== oak ==
// uart_edge_detection
module uart_edge_detection (
    input logic clk,           
    input logic rst_n,         
    input logic uart_rx,       
    output logic uart_tx,      
    output logic led_rx,       
    output logic led_tx,       
    output logic data_ready    
);
Size in the first run: about 1200 cells after synthesis, ~180 flip-flops, ~7 I/O pins.
clock: 3.2 ns
lec_check: 0
cap_margin: 20
core_margin: 2
core_utilization: 72
cts_cluster_diameter: 26
cts_cluster_size: 100
place_density: 0.35
setup_slack_margin: 0.48
slew_margin: 20
run.sh (not shown) runs the stock make flow with config.mk's settings and CLKGATE_MAP_FILE=.
The following lists how pine was set up differently from oak:
Settings: removing PLACE_DENSITY (formerly 0.35); changing CORE_UTILIZATION from 72 to 65; removing CTS_CLUSTER_DIAMETER (formerly 26); removing CTS_CLUSTER_SIZE (formerly 100); removing SETUP_SLACK_MARGIN (formerly 0.48); changing the clock period (ns, I/O delays scaled along) from 3.2 to 16.3.
## What came out
- pine ran to completion and came out clean on the timing, DRC and antenna checks.
- Pre-CTS setup slack, pine and oak: larger value in pine
- Global-route usage, pine and oak: lower on pine
- From oak to pine the numbers moved as follows: number of slew-limit violations in the final report now sits at about the same level; static leakage now sits lower; net switching power of the design now sits lower; die area now sits higher; final cell count now sits lower.
- Going from oak to pine, via count shrank by more than 10%.
- The more densely filled core belongs to oak, not pine.
- Going from oak to pine, the worst hold margin was found to have gone up by 0.36 ns.
- Power density normalized to cell area: pine vs oak down 270 nW/um2
Inputs modified between pine and birch:
Settings: putting CTS_CLUSTER_SIZE at 72 where nothing was set; putting SETUP_SLACK_MARGIN at 2.35 where nothing was set; putting TNS_END_PERCENT at 5 where nothing was set; putting CTS_CLUSTER_DIAMETER at 28 where nothing was set; swapping 16.3 for 15.5 in the clock period (ns, I/O delays scaled along).
## What came out
Measured against each other, birch and pine differ in worst ir drop on vdd, the higher figure coming from birch.
Changes observed in birch relative to pine: total number of cells along the worst setup path now sits at about the same level, setup slack now sits lower, via count of the first global-routing pass now sits lower.

* * *

tundra:
uart_edge_detection again, from the RTL that the note above started with.
==> flow/design.v (excerpt) <==
module uart_edge_detection (
    input logic clk,           
    input logic rst_n,         
    input logic uart_rx,       
    output logic uart_tx,      
    output logic led_rx,       
    output logic led_tx,       
    output logic data_ready    
);
make LEC_CHECK=0 CAP_MARGIN=35 CELL_PAD_IN_SITES_DETAIL_PLACEMENT=1 CELL_PAD_IN_SITES_GLOBAL_PLACEMENT=0 CORE_MARGIN=2 CORE_UTILIZATION=21 CTS_CLUSTER_DIAMETER=240 CTS_CLUSTER_SIZE=97 HOLD_SLACK_MARGIN=0.11 PLACE_DENSITY_LB_ADDON=0.19 SLEW_MARGIN=20 TNS_END_PERCENT=15 finish   # period 3.81 ns
In summary, tundra completed successfully, with a layout that passed the timing, DRC and antenna checks.
Changes in garnet relative to tundra:
==> flow/config.mk <==
export PLATFORM = sky130hd
export DESIGN_NAME = uart_edge_detection
export DESIGN_NICKNAME = uart_edge_detection
export VERILOG_FILES = /design/flow/design.v
export SDC_FILE = /design/flow/constraint.sdc
export NUM_CORES = 4
export LEC_CHECK = 0
export CAP_MARGIN = 35
export CELL_PAD_IN_SITES_DETAIL_PLACEMENT = 0
export CELL_PAD_IN_SITES_GLOBAL_PLACEMENT = 0
export CORE_MARGIN = 2
export CORE_UTILIZATION = 70
export CTS_CLUSTER_DIAMETER = 240
export CTS_CLUSTER_SIZE = 15
export HOLD_SLACK_MARGIN = -0.0
export PLACE_DENSITY = 0.89
export SLEW_MARGIN = 20
==> flow/constraint.sdc <==
create_clock -name core_clock -period 3.19 [get_ports {clk}]
set_input_delay 0.6380 -clock core_clock [delete_from_list [all_inputs] [get_ports {clk}]]
set_output_delay 0.6380 -clock core_clock [all_outputs]
set_load 0.01 [all_outputs]
## What came out
garnet against tundra: die outline area shrank by 69%, switching power total went up by 0.29 mW, final total negative setup slack shrank by 0.11 ns, routed length on met1 went down 20%.
Although garnet finished all stages, its layout failed final checks on setup timing.
garnet ends up with a worst slack after detailed placement that is 0.41 ns lower than in tundra.
garnet vs. tundra: standard-cell row count went down by 40.
Going from tundra to garnet, the sequential power was found to have gone up by about 20%.
Diff tundra..garnet | sequential share of the synthesized area | negligible
The following lists how fjord was set up differently from garnet:
-- flow/config.mk --
<<< garnet, line 10
export CELL_PAD_IN_SITES_GLOBAL_PLACEMENT = 0
export CORE_MARGIN = 2
export CORE_UTILIZATION = 70
export CTS_CLUSTER_DIAMETER = 240
export CTS_CLUSTER_SIZE = 15
export HOLD_SLACK_MARGIN = -0.0
export PLACE_DENSITY = 0.89
export SLEW_MARGIN = 20
>>> fjord, line 10
export CELL_PAD_IN_SITES_GLOBAL_PLACEMENT = 0
export CORE_MARGIN = 2
export CORE_UTILIZATION = 72
export CTS_CLUSTER_DIAMETER = 240
export PLACE_DENSITY_LB_ADDON = 0.0
export SETUP_SLACK_MARGIN = 0.45
export SLEW_MARGIN = 40
==> comparison <==
Relative to garnet, fjord improves power. Comparing fjord and garnet, largest fanout of any net on the critical path is lower on garnet. Taking garnet as the reference, in fjord largest net degree at the start of global routing has decreased, detailed-route wire length on metal 1 has decreased. fjord | stages: all done | timing, DRC, antenna: all pass.

* * *

uart_edge_detection again, from the RTL that the note above started with.
==> flow/design.v (excerpt) <==
module uart_edge_detection (
    input logic clk,           
    input logic rst_n,         
    input logic uart_rx,       
    output logic uart_tx,      
    output logic led_rx,       
    output logic led_tx,       
    output logic data_ready    
);
    parameter CLOCK_FREQ = 50000000;    
    parameter BAUD_RATE  = 115200;
    parameter BAUD_DIV   = CLOCK_FREQ / BAUD_RATE;
    parameter THRESHOLD  = 4;           
    logic [7:0] rx_data;
    logic rx_done;
    logic [7:0] processed_data;
    logic tx_start;
    logic tx_busy;
    logic [7:0] image_data [0:63];     
    logic [7:0] conv_result [0:35];    
    logic [5:0] rx_counter;            
    logic [5:0] tx_counter;            
    typedef enum logic [1:0] {IDLE, RECEIVE, PROCESS, SEND} state_t;
    state_t state, next_state;
    uart_rx #(
        .BAUD_DIV(BAUD_DIV)
    ) uart_receiver (
        .clk(clk),
        .rst_n(rst_n),
        .rx(uart_rx),
        .data_out(rx_data),
        .data_valid(rx_done)
    );
    uart_tx #(
        .BAUD_DIV(BAUD_DIV)
    ) uart_transmitter (
        .clk(clk),
        .rst_n(rst_n),
        .tx_start(tx_start),
        .data_in(processed_data),
        .tx_busy(tx_busy),
        .tx(uart_tx)
    );
    always_ff @(posedge clk or negedge rst_n) begin
        if (!rst_n)
            state <= IDLE;
        else
  ...
clock: 14.8 ns
lec_check: 0
abc_area: 1
cap_margin: 20
core_aspect_ratio: 0.69
core_margin: 2
core_utilization: 72
cts_cluster_diameter: 188
cts_cluster_size: 99
slew_margin: 20
tns_end_percent: 20
The starting point produced a clean layout.
Change:
- ABC_AREA: 1 -> default
- CORE_ASPECT_RATIO: 0.69 -> default
- CORE_UTILIZATION: 72 -> 67
- CTS_CLUSTER_DIAMETER: 188 -> default
- CTS_CLUSTER_SIZE: 99 -> default
- TNS_END_PERCENT: 20 -> default
- clock period: 14.8 -> 5.88 ns (I/O delays scaled with it)
What happened:
- The new run finished clean
- sequential power increases to 2.7 times its value
- via count came out lower by 5.2%
- die size grows by 6.4%
- sequential share of layout area came out higher by 0.33 points
- global-route usage falls by 3.8 points
Change:
- CORE_UTILIZATION: 67 -> 72
- CTS_CLUSTER_SIZE: default -> 10
- SETUP_SLACK_MARGIN: default -> 0.76
- clock period: 5.88 -> 3.19 ns (I/O delays scaled with it)
What happened:
- The changed run produced a clean layout
- fmax increases by 13%
- sequential share of layout area shrinks by 3.0 points
- clock-buffer cell count decreases by 1
- sequential power grows by about 90%
- die size falls by 6.8%
- total power is higher by about 80%
- design area grows by about 9%
- global-route usage increases by 5.6 points
- via count rises by about 10%
- worst hold slack got worse by 0.38 ns
Change:
- ABC_AREA: default -> 1
- CTS_CLUSTER_SIZE: 10 -> 71
- PLACE_DENSITY: default -> 0.38
- SETUP_SLACK_MARGIN: 0.76 -> 0.41
=>
- design area came out higher slightly
- worst setup slack is worse by 0.11 ns
- total power falls by a few percent
- sequential power came out lower by a little under a tenth
- clock skew increases by 0.0040 ns
- register-to-register slack is worse by 0.11 ns
- global-route usage climbs by 1.3 points
- via count goes up by a few percent
- wire length came out higher by a few percent
- synthesized area climbs slightly
Change:
- CAP_MARGIN: 20 -> 0
- CELL_PAD_IN_SITES_DETAIL_PLACEMENT: default -> 0
- CELL_PAD_IN_SITES_GLOBAL_PLACEMENT: default -> 0
- CTS_CLUSTER_DIAMETER: default -> 240
- CTS_CLUSTER_SIZE: 71 -> 72
- HOLD_SLACK_MARGIN: default -> -0.0
- PLACE_DENSITY: 0.38 -> default
- PLACE_DENSITY_LB_ADDON: default -> 0.13
- SETUP_SLACK_MARGIN: 0.41 -> 0.92
What happened: Now the flow ran to the end with violations: negative setup slack. Total power climbs by a few percent. Design area climbs slightly. Core utilization climbs by 0.82 points. Sequential share of layout area drops by 0.31 points. Register-to-register slack degrades by 0.22 ns.

* * *

== run 1 ==
Starting RTL as in the previous note.
Design uart_edge_detection, start of the top module:
module uart_edge_detection (
    input logic clk,           
    input logic rst_n,         
    input logic uart_rx,       
    output logic uart_tx,      
    output logic led_rx,       
    output logic led_tx,       
    output logic data_ready    
);
export LEC_CHECK = 0
export ABC_AREA = 1
export CAP_MARGIN = 0
export CORE_ASPECT_RATIO = 1.41
export CORE_MARGIN = 10
export CORE_UTILIZATION = 25
export CTS_CLUSTER_DIAMETER = 197
export CTS_CLUSTER_SIZE = 90
export GPL_TIMING_DRIVEN = 0
export MAX_ROUTING_LAYER = met5
export PLACE_DENSITY_LB_ADDON = 0.11
export SETUP_SLACK_MARGIN = 0.99
export SLEW_MARGIN = 20
create_clock -name core_clock -period 9.88 [get_ports {clk}]
Run 1 went all the way through synthesis, placement and routing and the layout is clean on timing, DRC and antenna.
Changes in run 2 relative to run 1:
- changing MAX_ROUTING_LAYER from met5 to met4
- changing CAP_MARGIN from 0 to 20
- removing CTS_CLUSTER_SIZE (formerly 90)
- removing CORE_ASPECT_RATIO (formerly 1.41)
- changing CORE_UTILIZATION from 25 to 40
- removing PLACE_DENSITY_LB_ADDON (formerly 0.11)
- removing ABC_AREA (formerly 1)
==> results <==
- | power after layout | lower: run 1 |
- Maximum frequency from static timing analysis (lower): run 1
- Cmp run 1 and run 2 / synthesis area per yosys / higher: run 1
- Changes observed in run 2 relative to run 1: minimum clock period decreased 0.48 ns; worst setup slack increased 0.48 ns.
What run 3 does differently from run 2 at the input level:
- CORE_MARGIN now 2, was 10
- GPL_TIMING_DRIVEN no longer set, was 0
- MAX_ROUTING_LAYER no longer set, was met4
- SETUP_SLACK_MARGIN now 0.76, was 0.99
- PLACE_DENSITY now 0.38, previously not set
- CTS_CLUSTER_SIZE now 10, previously not set
- CORE_UTILIZATION now 72, was 40
- CTS_CLUSTER_DIAMETER no longer set, was 197
- the clock period (ns, I/O delays scaled along) now 3.19, was 9.88
--- outcome ---
On proportion of power drawn by combinational gates: run 3 sits above run 2.
Min worst setup slack across run 2 and run 3: run 3
Sort run 2 and run 3 by final period demand of the worst path desc -> top: run 2
Final area came out higher on run 3 than on run 2.
Between run 2 and run 3, the area growth from synthesis to layout is lower for run 2.
A type of the worst min-delay path of reg -> reg is what run 2 shows, while in -> async belongs to run 3.
Run 3 vs. run 2: final cell count without fillers has decreased; wire length went up.
A destination of the critical timing path of conv_result[25][0] is what run 2 shows, while conv_result[7][0] belongs to run 3.

* * *

uart_edge_detection again, from the RTL that the note above started with.
==> flow/design.v (excerpt) <==
module uart_edge_detection (
    input logic clk,           
    input logic rst_n,         
    input logic uart_rx,       
    output logic uart_tx,      
    output logic led_rx,       
    output logic led_tx,       
    output logic data_ready    
);
clock: 20.0 ns
lec_check: 0
cap_margin: 20
cell_pad_in_sites_detail_placement: 2
core_margin: 7
core_utilization: 40
cts_cluster_diameter: 307
cts_cluster_size: 99
setup_slack_margin: -1.88
slew_margin: 20
tns_end_percent: 15
Next try:
Settings changed: ABC_AREA set to 1, CELL_PAD_IN_SITES_DETAIL_PLACEMENT 2 to not set, CELL_PAD_IN_SITES_GLOBAL_PLACEMENT set to 2, CORE_MARGIN 7 to 2, CORE_UTILIZATION 40 to 67, CTS_CLUSTER_DIAMETER 307 to 224, CTS_CLUSTER_SIZE 99 to 87, GPL_TIMING_DRIVEN set to 1, MAX_ROUTING_LAYER set to met4, MIN_ROUTING_LAYER set to met2, PLACE_DENSITY_LB_ADDON set to 0.14, SETUP_SLACK_MARGIN -1.88 to -0.03, SLEW_MARGIN 20 to 0.
The changed run failed in global placement without I/O on FLW-0024.
Die size went down by 45%.
Area after synthesis went up by 0.71%.
Synthesized cell count went up by 7.2%.
Next try:
Settings changed: CELL_PAD_IN_SITES_DETAIL_PLACEMENT set to 2, CELL_PAD_IN_SITES_GLOBAL_PLACEMENT 2 to not set, CORE_MARGIN 2 to 7, CORE_UTILIZATION 67 to 40, CTS_CLUSTER_DIAMETER 224 to 383, CTS_CLUSTER_SIZE 87 to 98, GPL_TIMING_DRIVEN 1 to not set, MAX_ROUTING_LAYER met4 to not set, MIN_ROUTING_LAYER met2 to not set, PLACE_DENSITY set to 0.35, PLACE_DENSITY_LB_ADDON 0.14 to not set, SETUP_SLACK_MARGIN -0.03 to 5.0, SLEW_MARGIN 0 to 20, TNS_END_PERCENT 15 to 20.
Now the flow produced a clean layout.
Die size grows by well over a third.
Area after synthesis is unchanged.
Synthesized cell count does not change.
Next try:
Settings changed: ABC_AREA 1 to not set, CELL_PAD_IN_SITES_DETAIL_PLACEMENT 2 to not set, CORE_MARGIN 7 to 2, CTS_CLUSTER_DIAMETER 383 to not set, CTS_CLUSTER_SIZE 98 to not set, PLACE_DENSITY 0.35 to not set, SETUP_SLACK_MARGIN 5.0 to not set, TNS_END_PERCENT 20 to not set.
What happened: Worst setup slack improved by 0.25 ns; design area falls by 0.76%; sequential power increases by 7.2%; synthesized cell count came out lower by 6.7%; clock skew decreases by 0.0059 ns; cell count falls by 5.6%; critical path depth went down by 2; flip-flop count is unchanged; global-route usage fell by 3.2 points; utilization came out lower by 0.22 points.
Next try:
Settings changed: ABC_AREA set to 1, CORE_MARGIN 2 to 7, CTS_CLUSTER_DIAMETER set to 383, CTS_CLUSTER_SIZE set to 99, SETUP_SLACK_MARGIN set to 5.0, TNS_END_PERCENT set to 20.
The changed run passed the timing, DRC and antenna checks. Worst setup slack improved by 0.18 ns. Hold slack improved by 0.020 ns. Via count increases by a few percent. Wire length increases by a few percent. Cell count increases by a few percent.

* * *

uart_edge_detection again, from the RTL that the note above started with.
==> flow/config.mk <==
export PLATFORM = sky130hd
export DESIGN_NAME = uart_edge_detection
export DESIGN_NICKNAME = uart_edge_detection
export VERILOG_FILES = /design/flow/design.v
export SDC_FILE = /design/flow/constraint.sdc
export NUM_CORES = 4
export LEC_CHECK = 0
export CAP_MARGIN = 20
export CORE_MARGIN = 2
export CORE_UTILIZATION = 72
export CTS_CLUSTER_DIAMETER = 377
export CTS_CLUSTER_SIZE = 21
export PLACE_DENSITY = 0.43
export SETUP_SLACK_MARGIN = 0.41
export SLEW_MARGIN = 20
==> flow/constraint.sdc <==
create_clock -name core_clock -period 3.19 [get_ports {clk}]
set_input_delay 0.6380 -clock core_clock [delete_from_list [all_inputs] [get_ports {clk}]]
set_output_delay 0.6380 -clock core_clock [all_outputs]
set_load 0.01 [all_outputs]
Edit:
ABC_AREA = 1   (was default)
CTS_CLUSTER_DIAMETER = default   (was 377)
CTS_CLUSTER_SIZE = 71   (was 21)
PLACE_DENSITY = default   (was 0.43)
PLACE_DENSITY_LB_ADDON = 0.22   (was default)
Outcome: The new run finished but fails on setup timing; sequential power decreases by a few percent; routed wire length increases by well over a third; register-to-register slack is worse by 300 ps; hold slack gains 190 ps; synthesized cell count rose by a little under a tenth; power drops by a little under a tenth; core utilization grows by 1.2 points; maximum frequency came out lower by a little under a tenth; setup slack gets worse by 300 ps; die size went up slightly; combinational power falls by well over a third.
Edit:
ABC_AREA = default   (was 1)
CAP_MARGIN = 35   (was 20)
CELL_PAD_IN_SITES_DETAIL_PLACEMENT = 0   (was default)
CELL_PAD_IN_SITES_GLOBAL_PLACEMENT = 0   (was default)
CTS_CLUSTER_DIAMETER = 240   (was default)
CTS_CLUSTER_SIZE = 21   (was 71)
PLACE_DENSITY_LB_ADDON = 0.0   (was 0.22)
SETUP_SLACK_MARGIN = 0.44   (was 0.41)
Now the flow ran to the end with no violations; routed wire length shrinks by 28%; sequential power goes up by about 8%; worst hold slack loses 170 ps; cell area decreases by 2.9%; die size came out lower by 0.69%; non-clock buffer count goes down by 31; critical path depth goes down by 2; global-route usage went down by 7.6 points.
Edit:
ABC_AREA = 1   (was default)
CTS_CLUSTER_SIZE = 72   (was 21)
HOLD_SLACK_MARGIN = -0.0   (was default)
PLACE_DENSITY_LB_ADDON = 0.13   (was 0.0)
SETUP_SLACK_MARGIN = 0.32   (was 0.44)
The changed run reached the layout checks and failed them: setup timing.
Cell count grows by 7.1%.
Wire length grows by 22%.
Global-route usage goes up by 4.5 points.
Design area goes up by 1.5%.
Fmax fell by 6.9%.
Utilization climbs by 0.99 points.
Synthesized cell count rose by 7.2%.
Critical path depth went up by 1.
Power is estimated from default activity; no workload was simulated.
